## job 9592
Design openNocTop, start of the top module:
module openNocTop #(parameter X=2,Y=2,data_width=32, x_size=1, y_size=1,total_width=(x_size+y_size+data_width),sw_no=X*Y)
(
input wire clk,
input wire rstn,
input wire [(X*Y)-1:0] r_valid_pe,
input wire [(total_width*X*Y)-1:0] r_data_pe,
output wire [(X*Y)-1:0] r_ready_pe,
output wire [(X*Y)-1:0] w_valid_pe,
output wire [(total_width*X*Y)-1:0] w_data_pe
);
wire  r_ready_r[X*Y-1:0];
wire  r_ready_t[X*Y-1:0];
wire  r_valid_l[X*Y-1:0];
wire  r_valid_b[X*Y-1:0];
wire  w_ready_l[X*Y-1:0];
wire  w_ready_b[X*Y-1:0];
wire  w_valid_r[X*Y-1:0];
wire  w_valid_t[X*Y-1:0];
wire [total_width-1:0]  w_data_r[X*Y-1:0];
wire [total_width-1:0]  w_data_t[X*Y-1:0];
generate
genvar x, y; 
for (x=0;x<X;x=x+1) begin:xs
   for (y=0; y<Y; y=y+1) begin:ys
      if(x==0 & y==0)
	     begin: instnce
		     nbyn #(.x_coord(x),.y_coord(y),.X(X),.Y(Y),.data_width(data_width), .x_size(x_size), .y_size(y_size),.total_width(total_width))
			   nbyn_instance(
			         .clk(clk), 
			         .rstn(rstn),     
                     .i_ready_r(r_ready_r[(y*X)+x]),    
			         .i_ready_t(r_ready_t[(y*X)+x]), 
					 .i_valid_l(w_valid_r[(y*X)+x+X-1]),
					 .i_valid_b(w_valid_t[(y*X)+x+(Y-1)*X]), 
  ...
Settings: LEC_CHECK=0, CAP_MARGIN=20, CORE_MARGIN=2, CORE_UTILIZATION=57, SLEW_MARGIN=20; clock period 3.94 ns.
run.sh (not shown) runs the stock make flow with config.mk's settings and CLKGATE_MAP_FILE=.
The flow did not stop early for job 9592: all stages ran, and the layout cleared the timing, design-rule and antenna checks.
diff inputs: job 9592 => job 5904
- CORE_UTILIZATION now 34, was 57
- CTS_CLUSTER_SIZE now 84, previously not set
- CELL_PAD_IN_SITES_DETAIL_PLACEMENT now 1, previously not set
- GPL_ROUTABILITY_DRIVEN now 0, previously not set
- TNS_END_PERCENT now 30, previously not set
- MIN_ROUTING_LAYER now met1, previously not set
- MAX_ROUTING_LAYER now met5, previously not set
- CAP_MARGIN now 40, was 20
- the clock period (ns, I/O delays scaled along) now 2.61, was 3.94
Results
Of job 9592 and job 5904, just one finished clean: job 9592.
Completing all stages was not enough for job 5904: its layout failed the final checks because of setup timing.
Against job 9592, job 5904 comes in 5.2 points higher on combinational cell fraction of total power.
Power density normalized to cell area, job 9592 and job 5904: lower on job 9592
Job 5904 vs job 9592 — slew at the pin closest to its max-slew limit dropped 0.58 ns.
Job 5904 ends up with a post-detailed-routing wire length that is 14 mm higher than in job 9592.
Job 9592 ended up with fewer cell instances than job 5904 did.
Final number of setup-violating endpoints: job 9592 and job 5904 compared, lower one is job 9592
On job 5904: iteration count of the initial detailed-routing pass is 20 lower than what job 9592 gave.
On area taken by flip-flops and latches, job 5904 tracks job 9592 almost exactly.
Modified inputs, job 7011 compared to job 5904
- clearing MAX_ROUTING_LAYER, which used to be met5
- clearing MIN_ROUTING_LAYER, which used to be met1
- swapping 30 for 80 in TNS_END_PERCENT
- swapping 1 for 0 in CELL_PAD_IN_SITES_DETAIL_PLACEMENT
- swapping 84 for 46 in CTS_CLUSTER_SIZE
- putting CORE_ASPECT_RATIO at 0.85 where nothing was set
- swapping 34 for 64 in CORE_UTILIZATION
- swapping 40 for 20 in CAP_MARGIN
- clearing GPL_ROUTABILITY_DRIVEN, which used to be 0
- putting GPL_TIMING_DRIVEN at 1 where nothing was set
- putting SETUP_SLACK_MARGIN at 0.42 where nothing was set
- putting ABC_AREA at 0 where nothing was set
- swapping 2.61 for 2.22 in the clock period (ns, I/O delays scaled along)
==> comparison <==
5_1_grt: job 7011 exited with error. Job 7011: pre-CTS worst setup slack is 0.41 ns lower than what job 5904 reported. The total number of H-tree levels was comparable across job 5904 and job 7011. Instance count of the mapped netlist across job 5904 and job 7011: no real change. | number of gates given a new drive strength after cts | job 7011 vs job 5904 | 940% higher |. Of job 5904 and job 7011, the run reporting the lower horizontal die size was job 7011. Compared to job 5904, job 7011 was floorplanned on a smaller die. Job 7011 against job 5904: number of cells in the design after placement fell by 469, total core area fell by 47%. As far as I/O pin total goes, job 7011 and job 5904 are indistinguishable; the numbers are identical.
## Diff of input files: job 2414 against job 7011
- a change of CORE_UTILIZATION from 64 to 34
- a deleted ABC_AREA that had been 0
- an added GPL_ROUTABILITY_DRIVEN of 0
- a deleted CORE_ASPECT_RATIO that had been 0.85
- a change of CAP_MARGIN from 20 to 40
- a change of SETUP_SLACK_MARGIN from 0.42 to -0.25
- a deleted CELL_PAD_IN_SITES_DETAIL_PLACEMENT that had been 0
- a deleted CTS_CLUSTER_SIZE that had been 46
- a change of TNS_END_PERCENT from 80 to 30
- a deleted GPL_TIMING_DRIVEN that had been 1
- an added MIN_ROUTING_LAYER of met1
- an added MAX_ROUTING_LAYER of met5
- a change of the clock period (ns, I/O delays scaled along) from 2.22 to 2.61
[summary]
- The core utilization at floorplan in job 2414 sits 30 points below the value recorded for job 7011.
- Reported for job 7011 and job 2414, synthesis area per yosys turned out identical to the last digit.
- Going from job 7011 to job 2414, final HPWL from detailed placement grew by 7.2 mm, number of cells upsized or downsized after cts shrank by 248, count of placed standard cells including taps grew by 446, count of instantiated cells in the yosys netlist held steady, die size grew by about 90%.
- Ran to the end and failed final checks on setup timing: job 2414.
- Stage in which a tool error killed job 7011: 5_1_grt.
- The run showing the greater number of cell rows is job 2414.
Edits applied to the flow inputs when going from job 2414 to job 8688:
- CELL_PAD_IN_SITES_DETAIL_PLACEMENT: unset -> 1
- GPL_ROUTABILITY_DRIVEN: 0 -> unset
- CAP_MARGIN: 40 -> 25
- GPL_TIMING_DRIVEN: unset -> 0
- MIN_ROUTING_LAYER: met1 -> unset
- PLACE_DENSITY_LB_ADDON: unset -> 0.11
- SETUP_SLACK_MARGIN: -0.25 -> 0.69
- CORE_UTILIZATION: 34 -> 70
- CTS_CLUSTER_SIZE: unset -> 40
- TNS_END_PERCENT: 30 -> 85
- the clock period (ns, I/O delays scaled along): 2.61 -> 6.94
[summary]
Comparing job 8688 with job 2414, the fraction of the mapped netlist area in compound gates came out essentially unchanged. Job 8688 did not finish; the tool stopped in 3_5_place_dp with error DPL-0033. Compare job 8688 and job 2414 | total of buffers placed on input and output ports higher: job 2414. From job 2414 to job 8688 the numbers moved as follows: vertical die size down about 30%, chip width decreased by about 30% relative to the old numbers, die outline area fell by about 50%, row count lost 31%.
## Diff of input files: job 9352 against job 8688
- CTS_CLUSTER_SIZE removed (was 40)
- MAX_ROUTING_LAYER removed (was met5)
- CORE_UTILIZATION changed from 70 to 40
- CELL_PAD_IN_SITES_DETAIL_PLACEMENT removed (was 1)
- GPL_TIMING_DRIVEN removed (was 0)
- PLACE_DENSITY_LB_ADDON removed (was 0.11)
- CAP_MARGIN changed from 25 to 20
- TNS_END_PERCENT removed (was 85)
- SETUP_SLACK_MARGIN removed (was 0.69)
- the clock period (ns, I/O delays scaled along) changed from 6.94 to 3.94
## What came out
Job 9352 | status: complete | timing, DRC, antenna: pass. Job 9352 ended up with a lower final weighted congestion in routability-driven placement than job 8688 did. [compare] base=job 8688 new=job 9352: floorplan-stage core utilization dropped 31 points; fraction of the mapped netlist area in compound gates barely changed; die size climbed about 70%; synthesized cell count barely changed.
Power and IR drop assume default switching activity.
